## try-willow
## microP
module microP(
    input clk,
    input reset,
    output [7:0] imem_addr,
    input [16:0] imem_data,
    output [7:0] dmem_addr,
    output [7:0] dmem_wdata,
    output dmem_we,
    input [7:0] dmem_rdata,
    input [7:0] data_in,
    output out_we,
    output [7:0] data_out_col,
    output [7:0] data_out_addr
    );
reg [7:0] PC;
wire [7:0] PC_1 = PC + 8'd1;
assign imem_addr = PC;
reg [16:0] IR;
reg [7:0] PC_1_d;
wire RW_d, PS_d, MW_d, MA_d, MB_d, CS_d, OW_d, IE_d;
wire [2:0] DA_d, AA_d, BA_d, SH_d;
wire [1:0] MD_d, BS_d;
wire [3:0] FS_d;
instruction_decoder DEC(
    .instruction(IR),
    .RW(RW_d), .DA(DA_d), .MD(MD_d), .BS(BS_d), .PS(PS_d), .MW(MW_d),
    .FS(FS_d), .MA(MA_d), .MB(MB_d), .AA(AA_d), .BA(BA_d), .CS(CS_d),
    .SH(SH_d), .output_write_enable(OW_d), .input_enable(IE_d)
    );
wire [7:0] a_data, b_data, reg_d;
wire RW_w;
wire [2:0] DA_w;
register REGFILE(
    .clk(clk), .addr_a(AA_d), .addr_b(BA_d), .addr_d(DA_w),
    .data_in(reg_d), .wr_en(RW_w), .data_a(a_data), .data_b(b_data)
    );
wire [7:0] const_out, bus_a_d, bus_b_d;
constant_unit CONST(.IM(IR[5:0]), .CS(CS_d), .CU_out(const_out));
mux_a MUXA(.PC(PC_1_d), .a_data(a_data), .A(bus_a_d), .MA(MA_d));
  ...
export LEC_CHECK = 0
export ABC_AREA = 1
export CAP_MARGIN = 20
export CELL_PAD_IN_SITES_GLOBAL_PLACEMENT = 3
export CORE_ASPECT_RATIO = 1.05
export CORE_MARGIN = 9
export CORE_UTILIZATION = 38
export CTS_CLUSTER_SIZE = 89
export GPL_ROUTABILITY_DRIVEN = 0
export GPL_TIMING_DRIVEN = 1
export SETUP_SLACK_MARGIN = 1.17
export SLEW_MARGIN = 15
create_clock -name core_clock -period 5.0 [get_ports {clk}]
run.sh (not shown) runs the stock make flow with config.mk's settings and CLKGATE_MAP_FILE=.
What try-fjord does differently from try-willow at the input level:
==> flow/config.mk <==
export PLATFORM = sky130hd
export DESIGN_NAME = microP
export DESIGN_NICKNAME = microP
export VERILOG_FILES = /design/flow/design.v
export SDC_FILE = /design/flow/constraint.sdc
export NUM_CORES = 4
export LEC_CHECK = 0
export ABC_AREA = 1
export CAP_MARGIN = 20
export CORE_ASPECT_RATIO = 1.05
export CORE_MARGIN = 5
export CORE_UTILIZATION = 59
export SLEW_MARGIN = 20
==> comparison <==
Re synthesized area: no difference whatsoever between try-willow and try-fjord. Taking try-fjord over try-willow, the total length of routed wires ratio works out to 0.867. Per the final summary, try-fjord finished and its layout is clean on timing, DRC and antenna. Summary of the comparison: part of the power in the clock network is higher in try-fjord, relative to try-willow. Of try-fjord and try-willow, the run reporting the lower combinational group share of total power was try-fjord. Fraction of power spent switching nets for try-fjord: 1.6 points down relative to try-willow. Diff try-fjord..try-willow | clock power | negligible. When the final numbers for try-fjord and try-willow were put side by side, the via count turned out to be greater in try-fjord. Number of vias per cell (try-willow / try-fjord): 0.904. try-fjord vs try-willow: detailed placer's ending HPWL down. Compared with try-willow, placement density in the core of try-fjord is higher. | total non-filler cell area in the finished layout | try-fjord vs try-willow | about 6.4% lower |.
diff inputs: try-fjord => try-quartz
--- a/flow/config.mk
+++ b/flow/config.mk
@@ -6,8 +6,7 @@
 export NUM_CORES = 4
 export LEC_CHECK = 0
-export ABC_AREA = 1
 export CAP_MARGIN = 20
 export CORE_ASPECT_RATIO = 1.05
-export CORE_MARGIN = 5
+export CORE_MARGIN = 2
 export CORE_UTILIZATION = 59
 export SLEW_MARGIN = 20
## What came out
| wire length | lower: try-fjord |
The power density over cell area of try-quartz falls short of that of try-fjord by 28%.
try-quartz does worse than try-fjord on setup skew after layout.
Compared with try-fjord, detailed-route via count in try-quartz decreased by a little under 10%.
Maximum vdd ir drop delta for try-quartz relative to try-fjord: about 17% higher
Heaviest power group = registers: try-quartz; heaviest power group = combinational cells: try-fjord
Worst-path cell with the longest stage delay: sky130_fd_sc_hd__edfxtp_1 -> try-quartz, sky130_fd_sc_hd__clkdlybuf4s50_1 -> try-fjord
Modified inputs, try-raven compared to try-quartz
--- a/flow/config.mk
+++ b/flow/config.mk
@@ -6,7 +6,15 @@
 export NUM_CORES = 4
 export LEC_CHECK = 0
+export ABC_AREA = 1
 export CAP_MARGIN = 20
+export CELL_PAD_IN_SITES_GLOBAL_PLACEMENT = 3
 export CORE_ASPECT_RATIO = 1.05
-export CORE_MARGIN = 2
-export CORE_UTILIZATION = 59
-export SLEW_MARGIN = 20
+export CORE_MARGIN = 9
+export CORE_UTILIZATION = 38
+export CTS_CLUSTER_DIAMETER = 237
+export CTS_CLUSTER_SIZE = 89
+export GPL_ROUTABILITY_DRIVEN = 0
+export GPL_TIMING_DRIVEN = 0
+export MIN_ROUTING_LAYER = met2
+export SETUP_SLACK_MARGIN = 1.17
+export SLEW_MARGIN = 15
--- outcome ---
- try-quartz → try-raven: non-clock buffer count in the final layout climbed 44; core utilization decreased by 21 points relative to the old numbers.
- The width of the die reported for try-raven is greater than that of try-quartz by about 36%.
- When try-raven is set beside try-quartz, its cell area after synthesis turns out to be about 1.7% larger.
- Going from try-quartz to try-raven, headroom to the max-slew limit now sits higher; sequential power now sits higher.
Inputs modified between try-raven and try-juniper:
==> flow/config.mk <==
export PLATFORM = sky130hd
export DESIGN_NAME = microP
export DESIGN_NICKNAME = microP
export VERILOG_FILES = /design/flow/design.v
export SDC_FILE = /design/flow/constraint.sdc
export NUM_CORES = 4
export LEC_CHECK = 0
export CAP_MARGIN = 20
export CORE_MARGIN = 8
export CORE_UTILIZATION = 53
export CTS_CLUSTER_DIAMETER = 376
export CTS_CLUSTER_SIZE = 30
export HOLD_SLACK_MARGIN = -0.06
export PLACE_DENSITY = 0.37
export SETUP_SLACK_MARGIN = -0.46
export SLEW_MARGIN = 20
==> results <==
The end of the critical path comes out REGFILE.memblk[1][3]$_DFFE_NP_ in one run and REGFILE.memblk[2][6]$_DFFE_NP_ in the other, namely in try-raven and try-juniper respectively.
Clock power (try-juniper / try-raven): 0.943
Looking only at post-synthesis xor/xnor area fraction, and setting everything else aside, the higher value of try-raven and try-juniper goes to try-juniper.
try-raven ran to completion and came out clean on the timing, DRC and antenna checks.
try-juniper finished every stage and its layout cleared the timing, DRC and antenna checks.
Of try-juniper and try-raven, it is try-juniper that has the higher clock network power share.
Between try-juniper and try-raven, it is try-juniper whose count of clock-buffer cells in the layout is higher, by 3.
try-juniper has hold slack above what try-raven had.
diff inputs: try-juniper => try-xenon
==> flow/config.mk <==
export PLATFORM = sky130hd
export DESIGN_NAME = microP
export DESIGN_NICKNAME = microP
export VERILOG_FILES = /design/flow/design.v
export SDC_FILE = /design/flow/constraint.sdc
export NUM_CORES = 4
export LEC_CHECK = 0
export CAP_MARGIN = 20
export CORE_MARGIN = 2
export CORE_UTILIZATION = 64
export SLEW_MARGIN = 20
==> flow/constraint.sdc <==
create_clock -name core_clock -period 2.5 [get_ports {clk}]
set_input_delay 0.5000 -clock core_clock [delete_from_list [all_inputs] [get_ports {clk}]]
set_output_delay 0.5000 -clock core_clock [all_outputs]
set_load 0.01 [all_outputs]
## What came out
try-xenon did not finish: a tool error stopped it during global routing (5_1_grt).
Comparing try-juniper against try-xenon, there is no change at all in synthesized area divided by synthesized cell count.
Fraction of the mapped netlist area in simple logic gates came out exactly the same in try-juniper and try-xenon.
Reported for try-juniper and try-xenon, post-synthesis cell area turned out identical to the last digit.
try-xenon reports a higher post-CTS repair timing setup buffer count than try-juniper does.
Summary of try-xenon over try-juniper: weighted congestion at the end of routability-driven global placement saw an increase, total die size saw a decrease, number of placement rows saw a decrease.

* * *

microP again, from the RTL that the note above started with.
Settings: LEC_CHECK=0, ABC_AREA=0, CAP_MARGIN=25, CELL_PAD_IN_SITES_DETAIL_PLACEMENT=0, CELL_PAD_IN_SITES_GLOBAL_PLACEMENT=1, CORE_MARGIN=3, CORE_UTILIZATION=25, CTS_CLUSTER_DIAMETER=350, GPL_ROUTABILITY_DRIVEN=1, MAX_ROUTING_LAYER=met5, MIN_ROUTING_LAYER=met1, PLACE_DENSITY_LB_ADDON=0.18, SETUP_SLACK_MARGIN=-0.29, SLEW_MARGIN=15, TNS_END_PERCENT=80; clock period 6.53 ns.
The first run ran to the end with no violations.
Edit:
- CELL_PAD_IN_SITES_DETAIL_PLACEMENT: 0 -> default
- CELL_PAD_IN_SITES_GLOBAL_PLACEMENT: 1 -> 0
- CORE_MARGIN: 3 -> 2
- CORE_UTILIZATION: 25 -> 69
- CTS_CLUSTER_DIAMETER: 350 -> default
- GPL_ROUTABILITY_DRIVEN: 1 -> default
- MAX_ROUTING_LAYER: met5 -> met4
- PLACE_DENSITY: default -> 0.59
- PLACE_DENSITY_LB_ADDON: 0.18 -> default
- SETUP_SLACK_MARGIN: -0.29 -> default
- clock period: 6.53 -> 3.44 ns (I/O delays scaled with it)
Effect: Now the flow died in global routing. Synthesized area does not change. Synthesized cell count stays the same. Die size shrinks by well over a third.
Edit:
- CAP_MARGIN: 25 -> 20
- CORE_UTILIZATION: 69 -> 72
- HOLD_SLACK_MARGIN: default -> 0.29
- PLACE_DENSITY: 0.59 -> default
- PLACE_DENSITY_LB_ADDON: default -> 0.0
- SETUP_SLACK_MARGIN: default -> 0.46
- clock period: 3.44 -> 1.78 ns (I/O delays scaled with it)
=>
- Now the flow died in clock tree synthesis, error DPL-0038
- area after synthesis is unchanged
- die size falls by a few percent
- synthesized cell count is unchanged
Edit:
- CAP_MARGIN: 20 -> 25
- CORE_UTILIZATION: 72 -> 66
- CTS_CLUSTER_DIAMETER: default -> 103
- HOLD_SLACK_MARGIN: 0.29 -> default
- PLACE_DENSITY: default -> 0.59
- PLACE_DENSITY_LB_ADDON: 0.0 -> default
- SETUP_SLACK_MARGIN: 0.46 -> 1.08
- clock period: 1.78 -> 3.82 ns (I/O delays scaled with it)
This time the run ended with an error in global routing. Die area rises by a little under a tenth. Synthesized cell count does not change. Synthesized area is unchanged.
Edit:
- CAP_MARGIN: 25 -> 40
- CORE_UTILIZATION: 66 -> 72
- CTS_CLUSTER_DIAMETER: 103 -> default
- HOLD_SLACK_MARGIN: default -> 0.29
- PLACE_DENSITY: 0.59 -> default
- PLACE_DENSITY_LB_ADDON: default -> 0.06
- SETUP_SLACK_MARGIN: 1.08 -> 0.46
- SLEW_MARGIN: 15 -> 0
- clock period: 3.82 -> 1.78 ns (I/O delays scaled with it)
Outcome: This time the run failed in clock tree synthesis. Area after synthesis stays the same. Die area fell by a little under a tenth. Synthesized cell count stays the same.
Edit:
- CAP_MARGIN: 40 -> 25
- CORE_UTILIZATION: 72 -> 70
- CTS_CLUSTER_SIZE: default -> 33
- HOLD_SLACK_MARGIN: 0.29 -> default
- PLACE_DENSITY: default -> 0.59
- PLACE_DENSITY_LB_ADDON: 0.06 -> default
- SETUP_SLACK_MARGIN: 0.46 -> default
- SLEW_MARGIN: 0 -> 15
- clock period: 1.78 -> 3.7 ns (I/O delays scaled with it)
This time the run aborted during global routing.
Synthesized cell count is unchanged.
Die size rose by 2.8%.
Synthesized area does not change.

* * *

v25:
Starting RTL as in the previous note.
Settings: LEC_CHECK=0, CAP_MARGIN=20, CORE_MARGIN=2, CORE_UTILIZATION=70, CTS_CLUSTER_SIZE=32, PLACE_DENSITY=0.77, SLEW_MARGIN=20; clock period 3.63 ns.
v25: aborted in global routing (5_1_grt) (tool error)
Here is what was changed in the inputs of v44 compared with v25.
Settings: a deleted CTS_CLUSTER_SIZE that had been 32; an added ABC_AREA of 1; a change of PLACE_DENSITY from 0.77 to 0.6; a change of CORE_UTILIZATION from 70 to 58; a change of the clock period (ns, I/O delays scaled along) from 3.63 to 2.83.
Notes after the runs:
Complete run, failing final checks: v44, reason setup timing. Horizontal die size (v44 vs. v25) increases by more than 10%. Reported for v25 and v44, total of hold buffers inserted after clock tree synthesis turned out identical to the last digit. v44 gives less share of synthesized cell area in and-or and or-and compound cells than v25 did. Initial cell density of the core, v25 and v44, lower one = v44. [compare] base=v25 new=v44: simple-gate share of the synthesized area now sits higher, die area rose by 22%, area share of xor/xnor cells in the synthesized design -0.39 points. v44 vs. v25: post-synthesis chip area from yosys shows an increase of 160 sq um, adder-cell area share of the yosys netlist shows no meaningful change.
Edits applied to the flow inputs when going from v44 to v6:
Settings: ABC_AREA removed (was 1); CTS_CLUSTER_SIZE newly set to 42; CORE_UTILIZATION changed from 58 to 61; the clock period (ns, I/O delays scaled along) changed from 2.83 to 3.34.
[summary]
What the final checks of v6 revealed, after a flow that finished every stage, was a layout that fails on setup timing.
Final checks on v44, whose flow otherwise completed, came back failing, citing setup timing.
When v6 is set beside v44, its sequential share of layout area turns out to be 0.90 points larger.
Taking v44 as the reference point, the clock network power share of v6 rises by 12 points.
Delta (v6 minus v44): die size down 6.3%; number of buffers added by the clock tree synthesis step saw little to no change; final area decreased 350 sq um; synthesized area lost 160 sq um.
v6 vs v44, wire length went up by 3.9%.
Minimum period implied by the final worst setup slack delta for v6 relative to v44: 0.43 ns higher
Diff v44..v6 | sequential cell count | unchanged
## Diff of input files: v46 against v6
Settings: a change of CTS_CLUSTER_SIZE from 42 to 32; a change of CORE_UTILIZATION from 61 to 65; a change of the clock period (ns, I/O delays scaled along) from 3.34 to 3.35.
## What came out
In the summary table, v46 is marked failed, with error GRT-0232 raised in global routing (5_1_grt).
Post-synth net total came out exactly the same in v46 and v6.
v46 vs v6: number of gates resized after CTS up in v46
Changes observed in v46 relative to v6: die boundary width fell 3.0%; floorplan die height fell about 3%; number of post-CTS setup repair buffers rose 1; last weighted congestion value of the routability-driven placer rose about 1.7%; cell area after placement fell 0.51%.
Delta (v46 minus v6): initial core utilization grew by 3.6 points, die size shrank by about 6%, number of core rows shrank by 1.
Diff v46..v6 | area of the synthesized netlist per yosys stat | unchanged
Input-level comparison between v19 and v46:
Settings: putting CTS_CLUSTER_DIAMETER at 77 where nothing was set; swapping 65 for 70 in CORE_UTILIZATION; clearing PLACE_DENSITY, which used to be 0.6; swapping 3.35 for 3.63 in the clock period (ns, I/O delays scaled along).
Findings:
v19 did not finish; a tool error ended it in global routing (5_1_grt).
v19 ended up with a lower number of standard-cell rows in the floorplan than v46 did.
Changes observed in v19 relative to v46: HPWL after detailed placement shows no meaningful change; die size fell by 6.9%; floorplan die width lower.

* * *

microP again, from the RTL that the note above started with.
Settings: LEC_CHECK=0, ABC_AREA=0, CAP_MARGIN=20, CELL_PAD_IN_SITES_GLOBAL_PLACEMENT=0, CORE_MARGIN=2, CORE_UTILIZATION=72, MAX_ROUTING_LAYER=met4, MIN_ROUTING_LAYER=met1, PLACE_DENSITY_LB_ADDON=0.0, SETUP_SLACK_MARGIN=0.55, SLEW_MARGIN=15, TNS_END_PERCENT=80; clock period 1.86 ns.
The baseline aborted during clock tree synthesis (DPL-0038).
Change:
==> flow/config.mk (replaced) <==
export PLATFORM = sky130hd
export DESIGN_NAME = microP
export DESIGN_NICKNAME = microP
export VERILOG_FILES = /design/flow/design.v
export SDC_FILE = /design/flow/constraint.sdc
export NUM_CORES = 4
export LEC_CHECK = 0
export CAP_MARGIN = 20
export CORE_MARGIN = 2
export CORE_UTILIZATION = 40
export PLACE_DENSITY = 0.6
export SLEW_MARGIN = 20
==> flow/constraint.sdc (replaced) <==
create_clock -name core_clock -period 4.5 [get_ports {clk}]
set_input_delay 0.9000 -clock core_clock [delete_from_list [all_inputs] [get_ports {clk}]]
set_output_delay 0.9000 -clock core_clock [all_outputs]
set_load 0.01 [all_outputs]
What happened: The changed run finished with timing, DRC and antenna clean; die size rises by 77%; synthesized cell count does not change; synthesized area does not change.
Change:
--- a/flow/config.mk
+++ b/flow/config.mk
@@ -11,2 +11,3 @@
 export PLACE_DENSITY = 0.6
+export SETUP_SLACK_MARGIN = 0.88
 export SLEW_MARGIN = 20
Result: Count of clock-buffer cells in the layout does not change. Global-route usage rose by 0.85 points. Power rose by 5.3%. Synthesized cell count is unchanged. Setup slack gets better by 0.30 ns. Area after synthesis does not change. Die size does not change. Cell area rose by 10%. Core utilization rose by 5.1 points.
Change:
--- a/flow/config.mk
+++ b/flow/config.mk
@@ -9,5 +9,5 @@
 export CORE_MARGIN = 2
-export CORE_UTILIZATION = 40
+export CORE_UTILIZATION = 65
+export CTS_CLUSTER_SIZE = 33
 export PLACE_DENSITY = 0.6
-export SETUP_SLACK_MARGIN = 0.88
 export SLEW_MARGIN = 20
==> flow/constraint.sdc (replaced) <==
create_clock -name core_clock -period 3.34 [get_ports {clk}]
set_input_delay 0.6680 -clock core_clock [delete_from_list [all_inputs] [get_ports {clk}]]
set_output_delay 0.6680 -clock core_clock [all_outputs]
set_load 0.01 [all_outputs]
Outcome:
- Now the flow never finished: it broke off in global routing with GRT-0232
- die size fell by 38%
- area after synthesis is unchanged
- synthesized cell count is unchanged
No activity file was given, so power comes from the tool's default toggle rates.
